## run 1
// RegisterFile32Bits
module RegisterFile32Bits(DataIn,DataA,DataB,RdAddress1,RdAddress2,WrtAddress,clk,Reset,Wenable);
input[31:0]DataIn;
input clk,Reset,Wenable;
input [4:0]RdAddress1,RdAddress2,WrtAddress;
output [31:0]DataA,DataB;
wire [31:0] Load;
wire [31:0] Dout0;
wire [31:0] Dout1;
wire [31:0] Dout2;
wire [31:0] Dout3;
wire [31:0] Dout4;
wire [31:0] Dout5;
wire [31:0] Dout6;
wire [31:0] Dout7;
wire [31:0] Dout8;
wire [31:0] Dout9;
wire [31:0] Dout10;
wire [31:0] Dout11;
wire [31:0] Dout12;
wire [31:0] Dout13;
wire [31:0] Dout14;
wire [31:0] Dout15;
wire [31:0] Dout16;
wire [31:0] Dout17;
wire [31:0] Dout18;
wire [31:0] Dout19;
wire [31:0] Dout20;
wire [31:0] Dout21;
wire [31:0] Dout22;
wire [31:0] Dout23;
wire [31:0] Dout24;
wire [31:0] Dout25;
wire [31:0] Dout26;
wire [31:0] Dout27;
wire [31:0] Dout28;
wire [31:0] Dout29;
wire [31:0] Dout30;
wire [31:0] Dout31;
Fiveto32Decoder u00 (WrtAddress,Wenable,Load);
Register32bit uu0 (DataIn, Dout0, Load[0], Reset, clk);
Register32bit uu1 (DataIn, Dout1, Load[1], Reset, clk);
  ...
Size in the first run: ~8000 cells after synthesis, ~1000 flip-flops, roughly 110 I/O pins, about 56000 µm² of cells after synthesis.
Settings: LEC_CHECK=0, ABC_AREA=1, CAP_MARGIN=0, CORE_MARGIN=2, CORE_UTILIZATION=50, CTS_CLUSTER_DIAMETER=120, GPL_TIMING_DRIVEN=0, HOLD_SLACK_MARGIN=0.01, MIN_ROUTING_LAYER=met2, PLACE_DENSITY_LB_ADDON=0.17, SLEW_MARGIN=20; clock period 7.0 ns.
run.sh (not shown) runs the stock make flow with config.mk's settings and CLKGATE_MAP_FILE=.
Run 1 did not finish; the tool stopped in 5_1_grt with error GRT-0116.
Input changes introduced in run 2 (baseline for comparison: run 1):
==> flow/config.mk <==
export PLATFORM = sky130hd
export DESIGN_NAME = RegisterFile32Bits
export DESIGN_NICKNAME = RegisterFile32Bits
export VERILOG_FILES = /design/flow/design.v
export SDC_FILE = /design/flow/constraint.sdc
export NUM_CORES = 4
export LEC_CHECK = 0
export CAP_MARGIN = 20
export CORE_MARGIN = 2
export CORE_UTILIZATION = 50
export SLEW_MARGIN = 20
Notes after the runs:
Run 2 vs run 1: yosys-reported design area after synthesis down by a few percent. Run 2 — die span in x about 2% lower, run 1 as reference. Simple-gate area share of the yosys netlist: run 2 < run 1. Area of placed instances shrinks by a few percent when moving from run 1 to run 2. Run 2 finished every stage and its layout cleared the timing, DRC and antenna checks. On run 2: compound-cell area share of the yosys netlist is 3.6 points lower than what run 1 gave. [compare] base=run 1 new=run 2: count of unique library cells instantiated by Yosys saw an increase, synthesized area lost 3.9%. Looking at placement row count, run 2 sits 3 below run 1. The yosys cell count in run 2 sits 2820 below the value recorded for run 1. Compared with run 1, synthesized netlist net count in run 2 decreased by more than a quarter.
--- input diff run 2..run 3 ---
-- flow/config.mk --
<<< run 2, line 9
export CORE_MARGIN = 2
export CORE_UTILIZATION = 50
export SLEW_MARGIN = 20
>>> run 3, line 9
export CORE_MARGIN = 2
export CORE_UTILIZATION = 70
export CTS_CLUSTER_DIAMETER = 363
export CTS_CLUSTER_SIZE = 20
export HOLD_SLACK_MARGIN = -0.1
export MAX_ROUTING_LAYER = met4
export PLACE_DENSITY = 0.69
export SLEW_MARGIN = 20
export TNS_END_PERCENT = 5
==> flow/constraint.sdc <==
create_clock -name core_clock -period 3.78 [get_ports {clk}]
set_input_delay 0.7560 -clock core_clock [delete_from_list [all_inputs] [get_ports {clk}]]
set_output_delay 0.7560 -clock core_clock [all_outputs]
set_load 0.01 [all_outputs]
--- outcome ---
- Summary of run 2 and run 3: one run falls short of a clean finish, namely run 3.
- Status run 3: flow complete, layout not clean - setup timing
- Tap cell instance count ended up 27% lower on run 3 than on run 2.
- Delta (run 3 minus run 2): sequential share of layout area moved down, combinational power saw an increase, global-route wire length before repair rose by 0.37%, proportion of total power due to net switching grew by 2.5 points.

---

## cedar
Starting RTL as in the previous note.
==> flow/config.mk <==
export PLATFORM = sky130hd
export DESIGN_NAME = RegisterFile32Bits
export DESIGN_NICKNAME = RegisterFile32Bits
export VERILOG_FILES = /design/flow/design.v
export SDC_FILE = /design/flow/constraint.sdc
export NUM_CORES = 4
export LEC_CHECK = 0
export ABC_AREA = 0
export CAP_MARGIN = 15
export CELL_PAD_IN_SITES_GLOBAL_PLACEMENT = 0
export CORE_ASPECT_RATIO = 0.77
export CORE_MARGIN = 2
export CORE_UTILIZATION = 71
export CTS_CLUSTER_SIZE = 63
export MAX_ROUTING_LAYER = met5
export SETUP_SLACK_MARGIN = 1.02
export SLEW_MARGIN = 20
==> flow/constraint.sdc <==
create_clock -name core_clock -period 3.86 [get_ports {clk}]
set_input_delay 0.7720 -clock core_clock [delete_from_list [all_inputs] [get_ports {clk}]]
set_output_delay 0.7720 -clock core_clock [all_outputs]
set_load 0.01 [all_outputs]
Tool error GRT-0232 stopped cedar during global routing (5_1_grt); no final results.
Input changes introduced in yarrow (baseline for comparison: cedar):
Settings: CORE_ASPECT_RATIO no longer set, was 0.77; MAX_ROUTING_LAYER now met4, was met5; CTS_CLUSTER_SIZE no longer set, was 63; CELL_PAD_IN_SITES_GLOBAL_PLACEMENT no longer set, was 0; CORE_UTILIZATION now 66, was 71; ABC_AREA no longer set, was 0; CAP_MARGIN now 20, was 15; SETUP_SLACK_MARGIN no longer set, was 1.02; the clock period (ns, I/O delays scaled along) now 3.78, was 3.86.
--- outcome ---
- From the logs: yarrow reached the end of the flow and failed the layout checks with negative setup slack.
- Diff cedar -> yarrow | width of the die | down by a little under 10%
- On Yosys chip area, cedar and yarrow are basically level.
- Re area of placed instances: cedar and yarrow aren't equal, and the higher value belongs to yarrow.
- On yarrow: cell count after placement is about 2% higher than what cedar gave.
- Diff cedar and yarrow: die area lower in cedar
Modified inputs, violet compared to yarrow
Settings: CORE_UTILIZATION changed from 66 to 72; HOLD_SLACK_MARGIN newly set to 0.29; CTS_CLUSTER_DIAMETER newly set to 354; SETUP_SLACK_MARGIN newly set to -0.29; CTS_CLUSTER_SIZE newly set to 22; MAX_ROUTING_LAYER removed (was met4); the clock period (ns, I/O delays scaled along) changed from 3.78 to 3.81.
Findings:
- What yarrow reported for net switching power of the design has to be multiplied by 0.904 to get the figure for violet.
- violet against yarrow: power density relative to cell area saw a decrease; wire length per cell went up by 0.81 µm; largest vdd supply drop +about 16%; worst setup slack after layout decreased 0.42 ns; critical path depth increased by 1 relative to the old numbers.
- Higher antenna cell count was reported by yarrow, not violet.
- Looking at area of the die, violet sits 8.2% lower than yarrow does.
- Compared with yarrow, violet shows a critical path required time that is 0.03 ns higher.
- The final report for violet shows a completed flow and a layout that fails verification, specifically negative setup slack.

---

## v20
RegisterFile32Bits again, from the RTL that the note above started with.
// RegisterFile32Bits
module RegisterFile32Bits(DataIn,DataA,DataB,RdAddress1,RdAddress2,WrtAddress,clk,Reset,Wenable);
clock: 3.78 ns
lec_check: 0
cap_margin: 20
core_margin: 2
core_utilization: 61
cts_cluster_size: 37
setup_slack_margin: 1.07
slew_margin: 20
Although v20 finished all stages, its layout failed final checks on setup timing.
[inputs] v37 vs v20
- CELL_PAD_IN_SITES_DETAIL_PLACEMENT newly set to 2
- GPL_ROUTABILITY_DRIVEN newly set to 0
- CTS_CLUSTER_SIZE changed from 37 to 31
- MIN_ROUTING_LAYER newly set to met1
- CORE_ASPECT_RATIO newly set to 1.03
- CAP_MARGIN changed from 20 to 25
- SETUP_SLACK_MARGIN changed from 1.07 to 0.84
- CORE_UTILIZATION changed from 61 to 40
- the clock period (ns, I/O delays scaled along) changed from 3.78 to 4.42
==> results <==
Reported for v20 and v37, synthesized chip area reported by yosys turned out identical to the last digit.
Summary of v37 over v20: number of buffers inserted during clock tree synthesis picked up an extra 7; die span in x picked up an extra about 21%.
The flow ended early for v37: it failed with a tool error in global routing (5_1_grt).
Nothing crashed in v20 and all stages finished; the problem is that the final layout failed, the offending checks being setup timing.
Summary of v37 over v20: instance count after placement with tap cells included went up 588; HPWL after detailed placement saw an increase.
diff inputs: v37 => v58
- a change of SETUP_SLACK_MARGIN from 0.84 to 1.1
- a deleted CORE_ASPECT_RATIO that had been 1.03
- a change of CORE_UTILIZATION from 40 to 69
- a change of CAP_MARGIN from 25 to 20
- a change of CTS_CLUSTER_SIZE from 31 to 32
- a deleted MIN_ROUTING_LAYER that had been met1
- a deleted GPL_ROUTABILITY_DRIVEN that had been 0
- a deleted CELL_PAD_IN_SITES_DETAIL_PLACEMENT that had been 2
- a change of the clock period (ns, I/O delays scaled along) from 4.42 to 3.78
Notes after the runs:
What ended v58 was a tool error in global routing (5_1_grt); the run never finished. The total of flip-flops plus latches after synthesis of v37 and that of v58 are within noise of each other. Taking v58 as 1.0, v37 lands at 1.3 on height of the chip. Changes observed in v58 relative to v37: chip area in the Yosys report level, number of cells in the yosys synthesis report roughly the same, sum of net half-perimeters after detailed placement dropped 30%. v37 -> v58: count of different cell masters after synthesis delta 0, exact match. Relative to v37, the total core area of v58 is lower by about 40%. Between v58 and v37, it is v58 whose area enclosed by the die boundary is lower, by 58,000 um^2. From v37 to v58 the numbers moved as follows: initial standard-cell utilization of the core climbed 29 points; standard-cell row count saw a decrease.
Input-level comparison between v55 and v58:
- changing CORE_UTILIZATION from 69 to 72
- setting HOLD_SLACK_MARGIN to 0.29 for the first time
- setting MAX_ROUTING_LAYER to met4 for the first time
- changing CTS_CLUSTER_SIZE from 32 to 22
- changing SETUP_SLACK_MARGIN from 1.1 to -0.29
- setting CTS_CLUSTER_DIAMETER to 354 for the first time
- changing the clock period (ns, I/O delays scaled along) from 3.78 to 3.81
==> comparison <==
- v55 finished all stages; however, its layout fails the closing checks, the failures being setup timing.
- Of v58 and v55, the lower global placement routability congestion belongs to v58.
- Compared with v58, in v55 vertical die dimension now smaller; final HPWL from detailed placement now smaller.
For v31, these inputs were changed with respect to v55:
- changing SETUP_SLACK_MARGIN from -0.29 to 0.51
- changing CTS_CLUSTER_SIZE from 22 to 25
- changing CAP_MARGIN from 20 to 30
- removing CTS_CLUSTER_DIAMETER (formerly 354)
- changing CORE_UTILIZATION from 72 to 70
- changing the clock period (ns, I/O delays scaled along) from 3.81 to 3.78
v31 did not finish; a tool error ended it in global routing (5_1_grt). On yosys stat chip area, v31 tracks v55 almost exactly. v31 vs v55: core area up by a few percent. Summary of v31 over v55: cell count after placement higher, placement row count higher, die area higher, buffer count from post-CTS setup fixing higher. Min CTS buffer count across v31 and v55: v55.

---

## run A
RegisterFile32Bits again, from the RTL that the note above started with.
Settings: LEC_CHECK=0, ABC_AREA=1, CAP_MARGIN=25, CORE_MARGIN=2, CORE_UTILIZATION=50, CTS_CLUSTER_DIAMETER=120, CTS_CLUSTER_SIZE=39, GPL_ROUTABILITY_DRIVEN=0, GPL_TIMING_DRIVEN=0, HOLD_SLACK_MARGIN=0.01, MAX_ROUTING_LAYER=met5, MIN_ROUTING_LAYER=met2, PLACE_DENSITY_LB_ADDON=0.17, SLEW_MARGIN=20, TNS_END_PERCENT=95; clock period 9.78 ns.
Flow for run A halted at global routing, error code GRT-0116.
Modified inputs, run B compared to run A
Settings: ABC_AREA: 1 -> unset; MAX_ROUTING_LAYER: met5 -> met4; MIN_ROUTING_LAYER: met2 -> unset; SETUP_SLACK_MARGIN: unset -> 0.52; GPL_ROUTABILITY_DRIVEN: 0 -> unset; GPL_TIMING_DRIVEN: 0 -> unset; TNS_END_PERCENT: 95 -> unset; HOLD_SLACK_MARGIN: 0.01 -> unset; CAP_MARGIN: 25 -> 35; PLACE_DENSITY_LB_ADDON: 0.17 -> unset; CORE_UTILIZATION: 50 -> 70; CTS_CLUSTER_SIZE: 39 -> unset; CTS_CLUSTER_DIAMETER: 120 -> unset; the clock period (ns, I/O delays scaled along): 9.78 -> 3.78.
[summary]
Tool error GRT-0232 stopped run B during global routing; no final results. [run B] post-cts gate resize count rose 540 relative to run A. Against run A, run B reports a post-synthesis area per instance that is higher. Against run A, run B reports a simple-gate portion of the synthesized area that is lower. NOTE area after synthesis run A->run B decreased by a few percent. In terms of maximum number of buffers from clock root to sink, run A and run B differ only marginally. Looking at post-synthesis cell count across run A and run B, the one that comes out higher is run A. A top logic cell family in the synthesized netlist of simple AND/OR/NAND/NOR gates is what run A shows, while multiplexers belongs to run B. The standard-cell row count in run A is 1.2 times that in run B.
For run C, these inputs were changed with respect to run B:
Settings: CORE_UTILIZATION: 70 -> 64; ABC_AREA: unset -> 0; SETUP_SLACK_MARGIN: 0.52 -> -0.25; CAP_MARGIN: 35 -> 15; CTS_CLUSTER_SIZE: unset -> 63; CORE_ASPECT_RATIO: unset -> 0.77; CELL_PAD_IN_SITES_GLOBAL_PLACEMENT: unset -> 1; MAX_ROUTING_LAYER: met4 -> met5; the clock period (ns, I/O delays scaled along): 3.78 -> 3.86.
### Flow results
There was hardly any difference in maximum clock insertion buffer count between run C and run B. Run C against run B: number of buffers inserted during clock tree synthesis lower; core area shows an increase of 9.8%. Run C: all stages done; final checks FAILED (setup timing).
Setup changes, run C to run D
Settings: clearing CORE_ASPECT_RATIO, which used to be 0.77; putting CTS_CLUSTER_DIAMETER at 354 where nothing was set; clearing MAX_ROUTING_LAYER, which used to be met5; clearing CELL_PAD_IN_SITES_GLOBAL_PLACEMENT, which used to be 1; swapping 63 for 22 in CTS_CLUSTER_SIZE; swapping 15 for 20 in CAP_MARGIN; swapping -0.25 for -0.29 in SETUP_SLACK_MARGIN; swapping 64 for 71 in CORE_UTILIZATION; putting HOLD_SLACK_MARGIN at 0.29 where nothing was set; clearing ABC_AREA, which used to be 0; swapping 3.86 for 3.81 in the clock period (ns, I/O delays scaled along).
==> results <==
- Cmp run D and run C / post-detailed-route wirelength per cell / lower: run C
- Number of cells upsized or downsized after cts in run D is about 9% below run C.
- Summary — post-synthesis to final-layout area growth, run D relative to run C: lower, by 4.7 points.
- met3 global-route usage came out higher on run D than on run C.
- Status run D: flow complete, layout not clean - setup timing
- Compared with run C, run D shows final cell count that has gone down by a few percent.
- Run D ended up with a lower final-layout fill cell count than run C did.
- Delta(fraction of the cycle the final worst path needs, run D - run C) > 0
- [run D vs run C] total antenna diodes in the routed design: higher in run D
- As far as quantity of hold-fixing buffers added after cts goes, run C and run D are indistinguishable; the numbers are identical.
No activity file was given, so power comes from the tool's default toggle rates.
